run 1:
// argmax16
module argmax16 (
  input  logic         clk,
  input  logic         rstn,        
  input  logic         in_valid,
  input  logic [255:0] in_data,     
  output logic         out_valid,
  output logic [3:0]   out_idx
);
Size: about 1400 cells after synthesis, roughly 260 flip-flops, ~260 I/O pins.
==> flow/config.mk <==
export PLATFORM = sky130hd
export DESIGN_NAME = argmax16
export DESIGN_NICKNAME = argmax16
export VERILOG_FILES = /design/flow/design.v
export SDC_FILE = /design/flow/constraint.sdc
export NUM_CORES = 4
export LEC_CHECK = 0
export CAP_MARGIN = 20
export CORE_MARGIN = 2
export CORE_UTILIZATION = 50
export SETUP_SLACK_MARGIN = 1.29
export SLEW_MARGIN = 20
==> flow/constraint.sdc <==
create_clock -name core_clock -period 4.43 [get_ports {clk}]
set_input_delay 0.8860 -clock core_clock [delete_from_list [all_inputs] [get_ports {clk}]]
set_output_delay 0.8860 -clock core_clock [all_outputs]
set_load 0.01 [all_outputs]
run.sh (not shown) runs the stock make flow with config.mk's settings and CLKGATE_MAP_FILE=.
What the final checks of run 1 revealed, after a flow that finished every stage, was a layout that fails on setup timing.
Setup changes, run 1 to run 2
Settings: SETUP_SLACK_MARGIN now 0.68, was 1.29; CTS_CLUSTER_SIZE now 36, previously not set; CORE_UTILIZATION now 72, was 50; the clock period (ns, I/O delays scaled along) now 4.33, was 4.43.
--- outcome ---
Site row count delta for run 2 relative to run 1: about 17% lower. Comparing run 2 against run 1, there is no change at all in number of I/O port buffers. Taking run 1 over run 2, the area of the core ratio works out to 1.4. No final results exist for run 2, since it was stopped by error DPL-0038 during detailed placement.
## Diff of input files: run 3 against run 2
Settings: changing CORE_UTILIZATION from 72 to 63; removing SETUP_SLACK_MARGIN (formerly 0.68); removing CTS_CLUSTER_SIZE (formerly 36); setting PLACE_DENSITY_LB_ADDON to 0.29 for the first time; changing the clock period (ns, I/O delays scaled along) from 4.33 to 8.5.
### Flow results
Run 3 has completed all stages; timing, DRC and antenna checks passed.
Run 2 -> run 3: count of cell types in the netlist delta 0, exact match
Mapped cell area came out exactly the same in run 3 and run 2.
Synthesized chip area reported by yosys essentially unchanged between run 3 and run 2.
Against run 2, run 3 comes in about 8% higher on row count.
From run 3 to run 2, number of standard cells after synthesis did not move at all.
On share of async-settable or async-resettable flops after synthesis, run 3 and run 2 are neck and neck.
Of the two candidates, run 2 has the better core outline area and run 3 the worse one.
Global placer's final weighted congestion: run 3 vs run 2 down 2.5%
Total die size, run 3 vs run 2: up by more than 10%
Run 3 gives more floorplan die height than run 2 did.
The inputs of run 4 differ from those of run 3 as listed below.
Settings: PLACE_DENSITY_LB_ADDON no longer set, was 0.29; CORE_UTILIZATION now 40, was 63; the clock period (ns, I/O delays scaled along) now 7.97, was 8.5.
--- outcome ---
Compare run 3 and run 4 | least setup slack across all paths after layout higher: run 3
Looking at area share of buffers outside the clock network, run 4 sits 0.96 points higher than run 3 does.
Final worst-path cycle share, run 3 and run 4: smaller value in run 3
Total length of routed wires came out lower on run 4 than on run 3.
Diff run 3 -> run 4: post-detailed-route wirelength per cell now smaller, power now larger.
Summary of the comparison: hold slack is lower in run 4, relative to run 3.
Total of fill cells in the finished design, run 3 and run 4: higher on run 4
Looking at switching power, run 4 sits 7.6% higher than run 3 does.
Compared with run 3, the router placed fewer vias in run 4.
In the reports for run 3 and run 4, the larger total length of routed met3 wires belongs to run 3.

---

Starting RTL as in the previous note.
clock: 6.89 ns
lec_check: 0
abc_area: 1
cap_margin: 30
cell_pad_in_sites_detail_placement: 1
cell_pad_in_sites_global_placement: 3
core_margin: 8
core_utilization: 68
cts_cluster_diameter: 243
cts_cluster_size: 39
gpl_timing_driven: 1
max_routing_layer: met4
place_density: 0.67
slew_margin: 5
tns_end_percent: 40
The starting point ended with an error in 3_1_place_gp_skip_io.
Change:
ABC_AREA = unset   (was 1)
CAP_MARGIN = 20   (was 30)
CELL_PAD_IN_SITES_DETAIL_PLACEMENT = unset   (was 1)
CELL_PAD_IN_SITES_GLOBAL_PLACEMENT = unset   (was 3)
CORE_MARGIN = 2   (was 8)
CORE_UTILIZATION = 58   (was 68)
CTS_CLUSTER_DIAMETER = unset   (was 243)
CTS_CLUSTER_SIZE = unset   (was 39)
GPL_TIMING_DRIVEN = unset   (was 1)
MAX_ROUTING_LAYER = unset   (was met4)
PLACE_DENSITY = unset   (was 0.67)
SLEW_MARGIN = 20   (was 5)
TNS_END_PERCENT = unset   (was 40)
clock period = 4.43 ns   (was 6.89 ns; I/O delays follow)
Now the flow never finished: it broke off in 5_1_grt with DPL-0038.
Area after synthesis goes down by 8.3%.
Die area shrinks by 7.7%.
Synthesized cell count is lower by 28%.
Change:
CORE_ASPECT_RATIO = 1.89   (was unset)
CORE_MARGIN = 10   (was 2)
CORE_UTILIZATION = 40   (was 58)
CTS_CLUSTER_SIZE = 91   (was unset)
MAX_ROUTING_LAYER = met4   (was unset)
clock period = 7.15 ns   (was 4.43 ns; I/O delays follow)
The new run completed, yet does not pass: setup timing.
Area after synthesis does not change.
Synthesized cell count is unchanged.
Die size grows by well over a third.

---

The RTL this note starts from:
==> flow/design.v <==
module comparator 
#(
  parameter DATA_WIDTH  = 16,
  parameter BINARY_TREE = 1,
  parameter NUM_INPUTS  = 16
)
(
  input  logic [NUM_INPUTS-1:0][DATA_WIDTH-1 : 0] cmp_ip,
  output logic [$clog2(NUM_INPUTS)-1 :0]  out
);
  generate if (BINARY_TREE == 0) begin
    always_comb begin
      out      = '0;
      for (int i =0; i < NUM_INPUTS; ++i) begin
        if (cmp_ip[i] > cmp_ip[out]) begin
          out      = i;
        end
      end
    end
  end else begin
    logic [$clog2(NUM_INPUTS)-1 : 0] out_stg[$clog2(NUM_INPUTS) + 1][NUM_INPUTS];
    logic [DATA_WIDTH-1 : 0]         cmp_stg[$clog2(NUM_INPUTS) + 1][NUM_INPUTS];
    always_comb begin
      for (int i = 0; i < NUM_INPUTS; i++) begin
        cmp_stg[0][i]  = cmp_ip[i];
        out_stg[0][i]  = i;
      end
      for (int i = 0;i < $clog2(NUM_INPUTS); i++) begin
        for (int j = 0;j < NUM_INPUTS; ++j) begin
          out_stg[i+1][j]    = 'X;
          cmp_stg[i+1][j]    = 'X;
        end
      end
      for (int i = 0;i < $clog2(NUM_INPUTS); i++) begin
        for (int j = 0;j < (NUM_INPUTS/2**i); j= j+2) begin
          if (cmp_stg[i][j] > cmp_stg[i][j+1]) begin
            out_stg[i+1][j/2]    = out_stg[i][j];
            cmp_stg[i+1][j/2]    = cmp_stg[i][j];
          end else begin
            out_stg[i+1][j/2]    = out_stg[i][j+1];
            cmp_stg[i+1][j/2]    = cmp_stg[i][j+1];
          end
        end
      end
      out   = out_stg[$clog2(NUM_INPUTS)][0];
    end
  end
  endgenerate
endmodule
module argmax16 (
  input  logic         clk,
  input  logic         rstn,        
  input  logic         in_valid,
  input  logic [255:0] in_data,     
  output logic         out_valid,
  output logic [3:0]   out_idx
);
  logic [255:0] data_q;
  logic         valid_q;
  logic [3:0]   idx_c;
  always_ff @(posedge clk or negedge rstn) begin
    if (!rstn) begin
      valid_q   <= 1'b0;
      out_valid <= 1'b0;
    end else begin
      valid_q   <= in_valid;
      out_valid <= valid_q;
    end
  end
  always_ff @(posedge clk) begin
    data_q  <= in_data;
    out_idx <= idx_c;
  end
  comparator #(
    .DATA_WIDTH  (16),
    .BINARY_TREE (1),
    .NUM_INPUTS  (16)
  ) u_cmp (
    .cmp_ip (data_q),
    .out    (idx_c)
  );
endmodule
Settings: LEC_CHECK=0, ABC_AREA=1, CAP_MARGIN=20, CORE_MARGIN=2, CORE_UTILIZATION=72, CTS_CLUSTER_DIAMETER=381, CTS_CLUSTER_SIZE=72, HOLD_SLACK_MARGIN=0.3, PLACE_DENSITY_LB_ADDON=0.13, SETUP_SLACK_MARGIN=-0.15, SLEW_MARGIN=20; clock period 3.68 ns.
The starting point ended with an error in detailed placement on DPL-0038.
Change:
ABC_AREA = default   (was 1)
CORE_UTILIZATION = 62   (was 72)
CTS_CLUSTER_DIAMETER = 382   (was 381)
CTS_CLUSTER_SIZE = 98   (was 72)
HOLD_SLACK_MARGIN = default   (was 0.3)
PLACE_DENSITY = 0.36   (was default)
PLACE_DENSITY_LB_ADDON = default   (was 0.13)
SETUP_SLACK_MARGIN = 0.7   (was -0.15)
clock period = 3.99 ns   (was 3.68 ns; I/O delays follow)
What happened: This time the run never finished: it broke off in clock tree synthesis, error DPL-0033; synthesized area shrinks by 8.3%; die size grows by 6.3%; synthesized cell count shrinks by 28%.
Change:
CORE_UTILIZATION = 50   (was 62)
CTS_CLUSTER_DIAMETER = default   (was 382)
CTS_CLUSTER_SIZE = default   (was 98)
PLACE_DENSITY = default   (was 0.36)
SETUP_SLACK_MARGIN = default   (was 0.7)
TNS_END_PERCENT = 5   (was default)
clock period = 4.43 ns   (was 3.99 ns; I/O delays follow)
This time the run finished with setup timing left. Area after synthesis does not change. Die size rose by a quarter to a third. Synthesized cell count is unchanged.
Change:
CORE_UTILIZATION = 58   (was 50)
CTS_CLUSTER_SIZE = 51   (was default)
HOLD_SLACK_MARGIN = 0.29   (was default)
PLACE_DENSITY_LB_ADDON = 0.04   (was default)
SETUP_SLACK_MARGIN = 1.26   (was default)
Outcome:
- Now the flow stopped in global routing
- die area fell by 13%
- synthesized cell count is unchanged
- synthesized area does not change

---

Starts from the design.v that is shown in full above.
clock: 6.89 ns
lec_check: 0
abc_area: 1
cap_margin: 30
cell_pad_in_sites_detail_placement: 1
cell_pad_in_sites_global_placement: 3
core_margin: 8
core_utilization: 68
cts_cluster_diameter: 127
cts_cluster_size: 39
gpl_timing_driven: 1
hold_slack_margin: 0.06
max_routing_layer: met5
min_routing_layer: met2
place_density: 0.67
setup_slack_margin: -0.6
slew_margin: 5
tns_end_percent: 90
The first run never finished: it broke off in global placement without I/O with GPL-0301.
==> next run, changes <==
Settings changed: ABC_AREA 1 to not set, CAP_MARGIN 30 to 20, CELL_PAD_IN_SITES_DETAIL_PLACEMENT 1 to not set, CELL_PAD_IN_SITES_GLOBAL_PLACEMENT 3 to not set, CORE_MARGIN 8 to 2, CORE_UTILIZATION 68 to 31, CTS_CLUSTER_DIAMETER 127 to not set, CTS_CLUSTER_SIZE 39 to not set, GPL_TIMING_DRIVEN 1 to not set, HOLD_SLACK_MARGIN 0.06 to not set, MAX_ROUTING_LAYER met5 to not set, MIN_ROUTING_LAYER met2 to not set, PLACE_DENSITY 0.67 to not set, SETUP_SLACK_MARGIN -0.6 to not set, SLEW_MARGIN 5 to 20, TNS_END_PERCENT 90 to not set.
Clock period 6.89 ns to 7.97 ns, I/O delays scaled along.
Result: The changed run produced a clean layout. Synthesized cell count drops by 28%. Synthesized area drops by 8.3%. Die size climbs by 70%.

---

the baseline:
RTL: the design.v shown in full above, as it stands there.
clock: 7.15 ns
lec_check: 0
cap_margin: 0
core_aspect_ratio: 0.87
core_margin: 10
core_utilization: 40
cts_cluster_size: 91
gpl_timing_driven: 0
hold_slack_margin: 0.05
max_routing_layer: met4
setup_slack_margin: 0.77
slew_margin: 20
In the baseline the implementation completed, yet the final layout does not meet the checks, the culprit being setup timing.
Relative to the baseline, the following input files were edited for the candidate:
# the baseline
export LEC_CHECK = 0
export CAP_MARGIN = 0
export CORE_ASPECT_RATIO = 0.87
export CORE_MARGIN = 10
export CORE_UTILIZATION = 40
export CTS_CLUSTER_SIZE = 91
export GPL_TIMING_DRIVEN = 0
export HOLD_SLACK_MARGIN = 0.05
export MAX_ROUTING_LAYER = met4
export SETUP_SLACK_MARGIN = 0.77
export SLEW_MARGIN = 20
create_clock -name core_clock -period 7.15 [get_ports {clk}]
# the candidate
export LEC_CHECK = 0
export CAP_MARGIN = 20
export CORE_MARGIN = 2
export CORE_UTILIZATION = 53
export CTS_CLUSTER_SIZE = 100
export SETUP_SLACK_MARGIN = 1.29
export SLEW_MARGIN = 20
export TNS_END_PERCENT = 5
create_clock -name core_clock -period 4.43 [get_ports {clk}]
### Flow results
Layout checks on the candidate: not met. Flow itself completed; violations: setup timing.
Compare the baseline and the candidate | combinational share of power lower: the baseline
As far as register area is concerned, the baseline and the candidate perform about the same.
The slowest cell on the critical path comes out sky130_fd_sc_hd__a2111oi_4 in one run and sky130_fd_sc_hd__dfxtp_1 in the other, namely in the candidate and the baseline respectively.
Against the baseline, cell count in the candidate rose by a little under 10%.
Between the candidate and the baseline, it is the candidate whose number of non-clock buffers in the layout is higher, by about 70%.
The candidate does worse than the baseline on worst slew margin relative to its limit.
The candidate: met2 track demand over resource in global routing is 32 points higher than what the baseline reported.

---

// argmax16: RTL as listed in full above, without the edits since
Settings: LEC_CHECK=0, ABC_AREA=1, CAP_MARGIN=20, CORE_MARGIN=2, CORE_UTILIZATION=72, CTS_CLUSTER_DIAMETER=381, CTS_CLUSTER_SIZE=36, HOLD_SLACK_MARGIN=0.3, PLACE_DENSITY_LB_ADDON=0.13, SETUP_SLACK_MARGIN=1.11, SLEW_MARGIN=20; clock period 3.77 ns.
The starting point aborted during detailed placement (3_5_place_dp).
Next try:
==> flow/config.mk (replaced) <==
export PLATFORM = sky130hd
export DESIGN_NAME = argmax16
export DESIGN_NICKNAME = argmax16
export VERILOG_FILES = /design/flow/design.v
export SDC_FILE = /design/flow/constraint.sdc
export NUM_CORES = 4
export LEC_CHECK = 0
export CAP_MARGIN = 20
export CORE_MARGIN = 2
export CORE_UTILIZATION = 54
export PLACE_DENSITY_LB_ADDON = 0.04
export SETUP_SLACK_MARGIN = 1.26
export SLEW_MARGIN = 20
export TNS_END_PERCENT = 5
==> flow/constraint.sdc (replaced) <==
create_clock -name core_clock -period 4.43 [get_ports {clk}]
set_input_delay 0.8860 -clock core_clock [delete_from_list [all_inputs] [get_ports {clk}]]
set_output_delay 0.8860 -clock core_clock [all_outputs]
set_load 0.01 [all_outputs]
Effect:
- This time the run finished but failed the layout checks on negative setup slack
- die size rises by 22%
- synthesized area falls by about 8%
- synthesized cell count falls by about 28%
Next try:
--- a/flow/config.mk
+++ b/flow/config.mk
@@ -8,7 +8,4 @@
 export CAP_MARGIN = 20
 export CORE_MARGIN = 2
-export CORE_UTILIZATION = 54
-export PLACE_DENSITY_LB_ADDON = 0.04
-export SETUP_SLACK_MARGIN = 1.26
+export CORE_UTILIZATION = 40
 export SLEW_MARGIN = 20
-export TNS_END_PERCENT = 5
==> flow/constraint.sdc (replaced) <==
create_clock -name core_clock -period 8.5 [get_ports {clk}]
set_input_delay 1.7000 -clock core_clock [delete_from_list [all_inputs] [get_ports {clk}]]
set_output_delay 1.7000 -clock core_clock [all_outputs]
set_load 0.01 [all_outputs]
Effect: This time the run completed with no timing, DRC or antenna violations; maximum frequency goes down by 2.6%; setup slack improved by 3900 ps; wire length decreases by 28%; non-clock buffer count shrinks by 396; via count drops by 21%; power came out lower by 58%; cell count went down by 11%.
Next try:
--- a/flow/config.mk
+++ b/flow/config.mk
@@ -8,4 +8,5 @@
 export CAP_MARGIN = 20
 export CORE_MARGIN = 2
-export CORE_UTILIZATION = 40
+export CORE_UTILIZATION = 48
+export SETUP_SLACK_MARGIN = 1.29
 export SLEW_MARGIN = 20
==> flow/constraint.sdc (replaced) <==
create_clock -name core_clock -period 4.43 [get_ports {clk}]
set_input_delay 0.8860 -clock core_clock [delete_from_list [all_inputs] [get_ports {clk}]]
set_output_delay 0.8860 -clock core_clock [all_outputs]
set_load 0.01 [all_outputs]
- With this change the flow finished with negative setup slack left
- routed wire length goes up by about a fifth
- final cell count goes up by about a fifth
- hold slack is worse by 9.9 ps
- synthesized cell count is unchanged
- utilization goes up by 27 points
- via count goes up by about a fifth
- cell area goes up by a quarter to a third
- sequential share of layout area goes down by 5.8 points
- combinational power goes up to 3.1 times its value
- total power goes up by well over a third

---

## old
RTL: the design.v shown in full above, as it stands there.
clock: 7.15 ns
lec_check: 0
abc_area: 0
cap_margin: 0
cell_pad_in_sites_global_placement: 3
core_aspect_ratio: 0.61
core_margin: 10
core_utilization: 40
cts_cluster_size: 91
gpl_timing_driven: 0
hold_slack_margin: 0.05
max_routing_layer: met4
slew_margin: 20
tns_end_percent: 55
old ran in full, but the layout does not pass; the checks complain about setup timing.
The following lists how new was set up differently from old:
- setting GPL_ROUTABILITY_DRIVEN to 0 for the first time
- changing CAP_MARGIN from 0 to 10
- changing MAX_ROUTING_LAYER from met4 to met5
- setting MIN_ROUTING_LAYER to met2 for the first time
- changing TNS_END_PERCENT from 55 to 95
==> comparison <==
Across old and new, no clean finish was achieved. The layout from old, despite a flow that completed every stage, fails the layout checks, with the failing checks listed as setup timing. In new relative to old, switching power had gone up by more than 10%. Going from old to new, total power draw rose by about 9%; share of total power in the clock network rose by 1.2 points. Re die area: no difference whatsoever between old and new. Reported for old and new, pin count of the biggest net entering global routing turned out identical to the last digit. new vs old, slowest stage cell on the critical path: ha_1 vs dfxtp_1.
Power is estimated from default activity; no workload was simulated.
